## array_mult_top
module array_mult_top (
    input             clk,
    input      [15:0] a,
    input      [15:0] b,
    output reg [31:0] p
);
    reg  [15:0] a_q, b_q;
    wire [31:0] prod;
    array_multiplier u_mult (
        .in_A(a_q),
        .in_B(b_q),
        .prod_out(prod)
    );
    always @(posedge clk) begin
        a_q <= a;
        b_q <= b;
        p   <= prod;
    end
endmodule
clock: 10.9 ns
lec_check: 0
abc_area: 1
cap_margin: 20
core_aspect_ratio: 0.92
core_margin: 2
core_utilization: 72
cts_cluster_diameter: 255
cts_cluster_size: 98
place_density: 0.42
slew_margin: 20
tns_end_percent: 20
run.sh (not shown) runs the stock make flow with config.mk's settings and CLKGATE_MAP_FILE=.
The first run finished with setup timing left.
Edit:
CORE_ASPECT_RATIO = default   (was 0.92)
CTS_CLUSTER_DIAMETER = default   (was 255)
CTS_CLUSTER_SIZE = default   (was 98)
PLACE_DENSITY = 0.6   (was 0.42)
TNS_END_PERCENT = default   (was 20)
clock period = 18.9 ns   (was 10.9 ns; I/O delays follow)
=>
- The changed run completed, yet does not pass: setup timing
- area after synthesis does not change
- worst hold slack gains 0.0063 ns
- register-to-register slack gains 7.6 ns
- clock-buffer cell count rose by 2
- fmax fell by 2.1%
- synthesized cell count stays the same
Edit:
ABC_AREA = default   (was 1)
CORE_UTILIZATION = 40   (was 72)
clock period = 19.6 ns   (was 18.9 ns; I/O delays follow)
This time the run passed the timing, design-rule and antenna checks.
Fmax falls by 0.95%.
Via count fell by 17%.
Setup slack gets better by 0.52 ns.
Clock skew stays flat.
Area after synthesis fell by 7.5%.
Count of clock-buffer cells in the layout does not change.
Global-route usage came out lower by 13 points.
Utilization came out lower by 34 points.
Edit:
CORE_UTILIZATION = 59   (was 40)
PLACE_DENSITY = default   (was 0.6)
SETUP_SLACK_MARGIN = 2.76   (was default)
clock period = 13.6 ns   (was 19.6 ns; I/O delays follow)
Effect:
- The changed run completed and failed the layout checks on setup timing
- routed wire length goes up by 2.6%
- design area goes up by 1.6%
- sequential share of layout area goes down by 0.18 points
- non-clock buffer count goes up by 17
Edit:
CELL_PAD_IN_SITES_DETAIL_PLACEMENT = 2   (was default)
CORE_ASPECT_RATIO = 1.92   (was default)
CORE_UTILIZATION = 40   (was 59)
SETUP_SLACK_MARGIN = default   (was 2.76)
clock period = 20.0 ns   (was 13.6 ns; I/O delays follow)
The changed run passed the timing, design-rule and antenna checks.
Final area came out lower by 2.0%.
Worst hold slack improved by 0.017 ns.
Global-route usage is higher by 1.2 points.
Core utilization goes down by 25 points.
Die area climbs by 46%.
First-iteration DRC count came out higher by 24%.
Routed wire length is higher by 80%.
Setup slack improves by 5.6 ns.
Edit:
ABC_AREA = 1   (was default)
CELL_PAD_IN_SITES_DETAIL_PLACEMENT = default   (was 2)
CORE_ASPECT_RATIO = default   (was 1.92)
CORE_UTILIZATION = 53   (was 40)
CTS_CLUSTER_DIAMETER = 322   (was default)
CTS_CLUSTER_SIZE = 100   (was default)
GPL_TIMING_DRIVEN = 0   (was default)
PLACE_DENSITY = 0.6   (was default)
TNS_END_PERCENT = 20   (was default)
The changed run completed with no timing, DRC or antenna violations.
Clock skew barely changes.
Utilization is higher by 16 points.
Cell count increases by 25%.
Synthesized cell count is higher by 38%.
Global-route usage is lower by 2.8 points.
Cell area goes up by 9.5%.

* * *

The RTL this note starts from:
==> flow/design.v <==
`timescale 1ns/1ps
module array_mult_top (
    input             clk,
    input      [15:0] a,
    input      [15:0] b,
    output reg [31:0] p
);
    reg  [15:0] a_q, b_q;
    wire [31:0] prod;
    array_multiplier u_mult (
        .in_A(a_q),
        .in_B(b_q),
        .prod_out(prod)
    );
    always @(posedge clk) begin
        a_q <= a;
        b_q <= b;
        p   <= prod;
    end
endmodule

`timescale 1ns/1ps
module array_multiplier (
    input  [15:0] in_A,
    input  [15:0] in_B,
    output [31:0] prod_out
);
    wire [15:0] pp [15:0];   
    genvar i, j;
    generate
        for (i = 0; i < 16; i = i + 1) begin : GEN_PP_ROW
            for (j = 0; j < 16; j = j + 1) begin : GEN_PP_COL
                assign pp[i][j] = in_A[j] & in_B[i];
            end
        end
    endgenerate
    wire [31:0] row_sum [15:0];
    wire [31:0] row_carry [15:0];
    assign row_sum[0]   = {16'b0, pp[0]};
    assign row_carry[0] = 32'b0;
    genvar r;
    generate
        for (r = 1; r < 16; r = r + 1) begin : ADDER_ROWS
            wire [31:0] shifted_pp = { {16 - r{1'b0}}, pp[r], {r{1'b0}} };
            adder32 ADD_STAGE (
                .in_a(row_sum[r-1]),
                .in_b(shifted_pp),
                .cin(1'b0),
                .sum(row_sum[r]),
                .cout(row_carry[r])
            );
        end
    endgenerate
    assign prod_out = row_sum[15];
endmodule
module adder32 (
    input  [31:0] in_a,
    input  [31:0] in_b,
    input         cin,
    output [31:0] sum,
    output        cout
);
    wire [31:0] carry;
    genvar k;
    full_adder FA0 (.a(in_a[0]), .b(in_b[0]), .cin(cin), .sum(sum[0]), .cout(carry[0]));
    generate
        for (k = 1; k < 32; k = k + 1) begin : FA_CHAIN
            full_adder FAi (.a(in_a[k]), .b(in_b[k]), .cin(carry[k-1]), .sum(sum[k]), .cout(carry[k]));
        end
    endgenerate
    assign cout = carry[31];
endmodule
module full_adder (
    input  a,
    input  b,
    input  cin,
    output sum,
    output cout
);
    assign sum  = a ^ b ^ cin;
    assign cout = (a & b) | (b & cin) | (a & cin);
endmodule
export LEC_CHECK = 0
export ABC_AREA = 1
export CAP_MARGIN = 25
export CORE_MARGIN = 2
export CORE_UTILIZATION = 72
export CTS_CLUSTER_DIAMETER = 204
export CTS_CLUSTER_SIZE = 25
export GPL_ROUTABILITY_DRIVEN = 0
export GPL_TIMING_DRIVEN = 1
export MIN_ROUTING_LAYER = met1
export PLACE_DENSITY_LB_ADDON = 0.18
export SLEW_MARGIN = 15
export TNS_END_PERCENT = 95
create_clock -name core_clock -period 16.4 [get_ports {clk}]
The starting point finished but fails on negative setup slack.
Rerun with:
Settings changed: ABC_AREA 1 to default, CORE_UTILIZATION 72 to 70, CTS_CLUSTER_DIAMETER 204 to default.
The new run reached the layout checks and failed them: negative setup slack.
Die area is lower by about 4.7%.
Cell count went down by 20%.
Global-route usage drops by 1.5 points.
Utilization rose by 1.7 points.
Clock-buffer cell count came out lower by 2.
Design area falls by 3.0%.
Register-to-register slack is worse by 120 ps.
Synthesized cell count falls by 27%.
Hold slack is worse by 92 ps.
Sequential share of layout area went up by 0.44 points.
Flip-flop count stays the same.
Rerun with:
Settings changed: CORE_UTILIZATION 70 to 58, CTS_CLUSTER_SIZE 25 to 93, GPL_TIMING_DRIVEN 1 to 0.
Result:
- The changed run completed, yet does not pass: negative setup slack
- register-to-register slack gains 190 ps
- sequential share of layout area went down by 0.32 points
- via count went down by 0.30%
- design area went up by 2.8%
- utilization went down by 13 points
- setup slack gains 190 ps
- wire length barely changes
- clock skew stays flat

* * *

## yarrow
// array_mult_top: RTL as listed in full above, without the edits since
clock: 16.1 ns
lec_check: 0
abc_area: 1
cap_margin: 20
core_margin: 2
core_utilization: 71
cts_cluster_diameter: 206
place_density_lb_addon: 0.06
slew_margin: 20
Status yarrow: flow complete, layout not clean - setup timing
The following lists how onyx was set up differently from yarrow:
- a deleted ABC_AREA that had been 1
- a change of CORE_UTILIZATION from 71 to 72
- a change of PLACE_DENSITY_LB_ADDON from 0.06 to 0.15
- a deleted CTS_CLUSTER_DIAMETER that had been 206
- an added SETUP_SLACK_MARGIN of -1.61
- an added CTS_CLUSTER_SIZE of 32
Notes after the runs:
onyx against yarrow: minimum clock period after layout increased 0.32 ns; worst setup timing slack at the placement stage shows a reduction of 0.15 ns; hold slack decreased 0.025 ns.
onyx — post-synthesis cell type count 2 higher, yarrow as reference
Logic area, onyx and yarrow: larger value in onyx
Taking yarrow over onyx, the total placed cells including tap cells ratio works out to 1.3.
The final report for onyx shows a completed flow and a layout that fails verification, specifically setup timing.
The following lists how willow was set up differently from onyx:
- a deleted CTS_CLUSTER_SIZE that had been 32
- a change of SETUP_SLACK_MARGIN from -1.61 to -0.82
- an added CTS_CLUSTER_DIAMETER of 364
- an added ABC_AREA of 1
- an added TNS_END_PERCENT of 40
- a change of PLACE_DENSITY_LB_ADDON from 0.15 to 0.01
--- outcome ---
- willow vs onyx, wire length reported by the detailed router went up by 200 µm.
- Of willow and onyx, onyx shows the lower cell area after layout, with willow above it.
- Comparing willow and onyx, the lower utilization is on willow.
- Looking at transition at the pin with the smallest max-transition slack, willow sits 0.036 ns above onyx.
- In willow relative to onyx, worst reg2reg path depth had gone up by more than 10%.
- Compared with onyx, willow shows a count of endpoints failing setup in the final report that is 1 lower.
- Of willow and onyx, none finishes clean.
- What the final checks of onyx revealed, after a flow that finished every stage, was a layout that fails on setup timing.
Edits applied to the flow inputs when going from willow to raven:
- SETUP_SLACK_MARGIN now 4.62, was -0.82
- CTS_CLUSTER_DIAMETER no longer set, was 364
- ABC_AREA no longer set, was 1
--- outcome ---
Weighted congestion reported at the end of routability-driven placement: raven < willow. Growth of design area from synthesis to finish ends up higher on raven. raven ends up with a wire length of the first global-routing pass that is about 8% lower than in willow. The run showing the smaller setup slack at placement is raven. raven: complete, dirty (setup timing).

* * *

Starts from the design.v that is shown in full above.
Settings: LEC_CHECK=0, CAP_MARGIN=20, CORE_MARGIN=9, CORE_UTILIZATION=17, CTS_CLUSTER_DIAMETER=96, CTS_CLUSTER_SIZE=40, GPL_ROUTABILITY_DRIVEN=1, GPL_TIMING_DRIVEN=0, MIN_ROUTING_LAYER=met2, PLACE_DENSITY=0.91, SETUP_SLACK_MARGIN=1.22, SLEW_MARGIN=15, TNS_END_PERCENT=25; clock period 12.0 ns.
The starting point finished but failed the layout checks on negative setup slack.
Next try:
- CORE_MARGIN: 9 -> 2
- CORE_UTILIZATION: 17 -> 58
- CTS_CLUSTER_DIAMETER: 96 -> not set
- CTS_CLUSTER_SIZE: 40 -> not set
- GPL_ROUTABILITY_DRIVEN: 1 -> not set
- GPL_TIMING_DRIVEN: 0 -> not set
- MIN_ROUTING_LAYER: met2 -> not set
- PLACE_DENSITY: 0.91 -> not set
- SETUP_SLACK_MARGIN: 1.22 -> not set
- SLEW_MARGIN: 15 -> 20
- TNS_END_PERCENT: 25 -> not set
- clock period: 12.0 -> 11.0 ns (I/O delays scaled with it)
The changed run completed, yet does not pass: negative setup slack.
Synthesized cell count does not change.
Synthesized area is unchanged.
Routed wire length goes down by 42%.
Clock-buffer cell count came out higher by 2.
Final cell count is lower by 32%.
Setup slack got worse by 0.30 ns.
Next try:
- ABC_AREA: not set -> 0
- CORE_UTILIZATION: 58 -> 72
- PLACE_DENSITY: not set -> 0.38
- TNS_END_PERCENT: not set -> 20
- clock period: 11.0 -> 10.9 ns (I/O delays scaled with it)
The new run completed and failed the layout checks on negative setup slack.
Flip-flop count does not change.
Die area went down by 19%.
Non-clock buffer count is unchanged.
Sequential share of layout area stays flat.
Wire length went up by 26%.
Core utilization went up by 19 points.
Synthesized cell count does not change.
Next try:
- ABC_AREA: 0 -> not set
- CORE_UTILIZATION: 72 -> 40
- PLACE_DENSITY: 0.38 -> 0.6
- TNS_END_PERCENT: 20 -> not set
- clock period: 10.9 -> 20.0 ns (I/O delays scaled with it)
Outcome: With this change the flow completed without violations. Die area increases by 77%. Synthesized cell count does not change. Sequential cell count is unchanged. Worst setup slack gets better by 8.6 ns. Clock skew is about the same. Hold slack gets better by 0.021 ns. Core utilization came out lower by 42 points.
Next try:
- ABC_AREA: not set -> 1
- CORE_ASPECT_RATIO: not set -> 0.5
- CORE_UTILIZATION: 40 -> 62
- CTS_CLUSTER_DIAMETER: not set -> 322
- CTS_CLUSTER_SIZE: not set -> 100
- GPL_TIMING_DRIVEN: not set -> 1
- PLACE_DENSITY: 0.6 -> not set
- PLACE_DENSITY_LB_ADDON: not set -> 0.3
- TNS_END_PERCENT: not set -> 20
After rerunning: Sequential cell count is unchanged. Routed wire length went up by about 25%. Global-route usage went up by 9.5 points. Design area went up by about 1.6%. Final cell count went up by 15%. Critical path depth went down by 1. Maximum frequency went down by about 1%.
Next try:
- ABC_AREA: 1 -> not set
- CORE_MARGIN: 2 -> 8
- CORE_UTILIZATION: 62 -> 33
- CTS_CLUSTER_DIAMETER: 322 -> 171
- CTS_CLUSTER_SIZE: 100 -> 28
- GPL_ROUTABILITY_DRIVEN: not set -> 0
- GPL_TIMING_DRIVEN: 1 -> not set
- PLACE_DENSITY_LB_ADDON: 0.3 -> 0.04
- SETUP_SLACK_MARGIN: not set -> -0.63
- TNS_END_PERCENT: 20 -> 10
=> Fmax came out lower by 0.93%; worst hold slack loses 0.020 ns; core utilization drops by 31 points.

* * *

## run 1
Starts from the design.v that is shown in full above.
Settings: LEC_CHECK=0, CAP_MARGIN=20, CORE_MARGIN=9, CORE_UTILIZATION=17, CTS_CLUSTER_DIAMETER=96, CTS_CLUSTER_SIZE=40, GPL_ROUTABILITY_DRIVEN=1, GPL_TIMING_DRIVEN=0, MIN_ROUTING_LAYER=met2, PLACE_DENSITY=0.91, SETUP_SLACK_MARGIN=1.17, SLEW_MARGIN=25, TNS_END_PERCENT=75; clock period 12.0 ns.
In run 1 the implementation ran to completion but is not tape-out ready, as the final checks report setup timing.
Changes in run 2 relative to run 1:
- a change of CORE_MARGIN from 9 to 2
- a change of CORE_UTILIZATION from 17 to 71
- a deleted MIN_ROUTING_LAYER that had been met2
- a deleted SETUP_SLACK_MARGIN that had been 1.17
- a change of SLEW_MARGIN from 25 to 20
- a deleted PLACE_DENSITY that had been 0.91
- a change of CTS_CLUSTER_SIZE from 40 to 32
- a deleted CTS_CLUSTER_DIAMETER that had been 96
- a deleted GPL_TIMING_DRIVEN that had been 0
- a deleted TNS_END_PERCENT that had been 75
- a deleted GPL_ROUTABILITY_DRIVEN that had been 1
- a change of the clock period (ns, I/O delays scaled along) from 12.0 to 16.1
==> results <==
Run 2: all stages done; final checks FAILED (setup timing).
Changes observed in run 2 relative to run 1: wire length of the first global-routing pass has decreased, growth of design area from synthesis to finish has decreased, finished layout cell area has decreased, total placed instance area has decreased.
From run 1 to run 2 the numbers moved as follows: post-synthesis cell area has remained practically unchanged, setup violation total in the final timing report has decreased, standard cell core area has decreased, layout clock buffer count has decreased.
Inputs modified between run 2 and run 3:
- CORE_UTILIZATION: 71 -> 40
- CTS_CLUSTER_SIZE: 32 -> unset
- PLACE_DENSITY: unset -> 0.6
- the clock period (ns, I/O delays scaled along): 16.1 -> 20.4
Results
Run 3 closes out successfully: all stages finished, all timing, DRC and antenna checks passed.
Compared with run 2, run 3 degrades area of the core.
Starting DRC count in detailed routing down 69% in run 3 wrt run 2
On layout buffer count excluding clock buffers: between run 3 and run 2, it ends up lower for run 3.
When the final numbers for run 3 and run 2 were put side by side, the worst setup slack turned out to be smaller in run 2.
Depth of the critical timing path with buffers and inverters included up about 8% in run 3 wrt run 2
Re time the worst path needs with I/O delays and setup: run 3 and run 2 aren't equal, and the lower value belongs to run 2.
Sort run 3 and run 2 by global-route usage, descending, and run 2 comes first.
From run 2 to run 3 the numbers moved as follows: filler cell count increased by 210% relative to the old numbers.
What run 4 does differently from run 3 at the input level:
- changing CORE_UTILIZATION from 40 to 18
- changing the clock period (ns, I/O delays scaled along) from 20.4 to 24.6
[summary]
Run 4 vs. run 3: routed wire length went up, length in cells of the worst reg-to-reg path now sits lower, worst setup slack now sits higher, post-detailed-route DRC marker count shows no meaningful change. Of the two values seen for origin of the worst setup path, b_q[0] was produced by run 3 and a_q[1] by run 4. Compared with run 3, run 4 shows a lower tally of clock buffers in the finished layout. In run 4 relative to run 3, area occupied by registers had gone down slightly.
Relative to run 4, the following input files were edited for run 5:
- CORE_UTILIZATION now 55, was 18
- the clock period (ns, I/O delays scaled along) now 19.6, was 24.6
==> results <==
Compared with run 4, run 5 shows a arrival time at the worst endpoint that is 0.81 ns lower.
Going from run 4 to run 5, the routed wire length was found to have gone down by 14%.
Run 5 went all the way through synthesis, placement and routing and the layout is clean on timing, DRC and antenna.
Relative to run 4, area after detailed placement decreased by 440 sq um in run 5.
--- input diff run 5..run 6 ---
- setting ABC_AREA to 1 for the first time
- changing CORE_UTILIZATION from 55 to 68
- changing the clock period (ns, I/O delays scaled along) from 19.6 to 24.6
==> comparison <==
- Run 6 | status: complete | timing, DRC, antenna: pass
- The higher fraction of the mapped netlist area in adder cells came out of run 5.
- Looking only at minimum setup slack in the final design, and setting everything else aside, the lower value of run 5 and run 6 goes to run 5.
- Run 5 → run 6: combined area of all synthesized cells moved up, multi-input gate share of total cell area moved down, routed wire length moved up, maximum frequency moved down.
- Cell area | run 6 vs run 5 | run 6 smaller
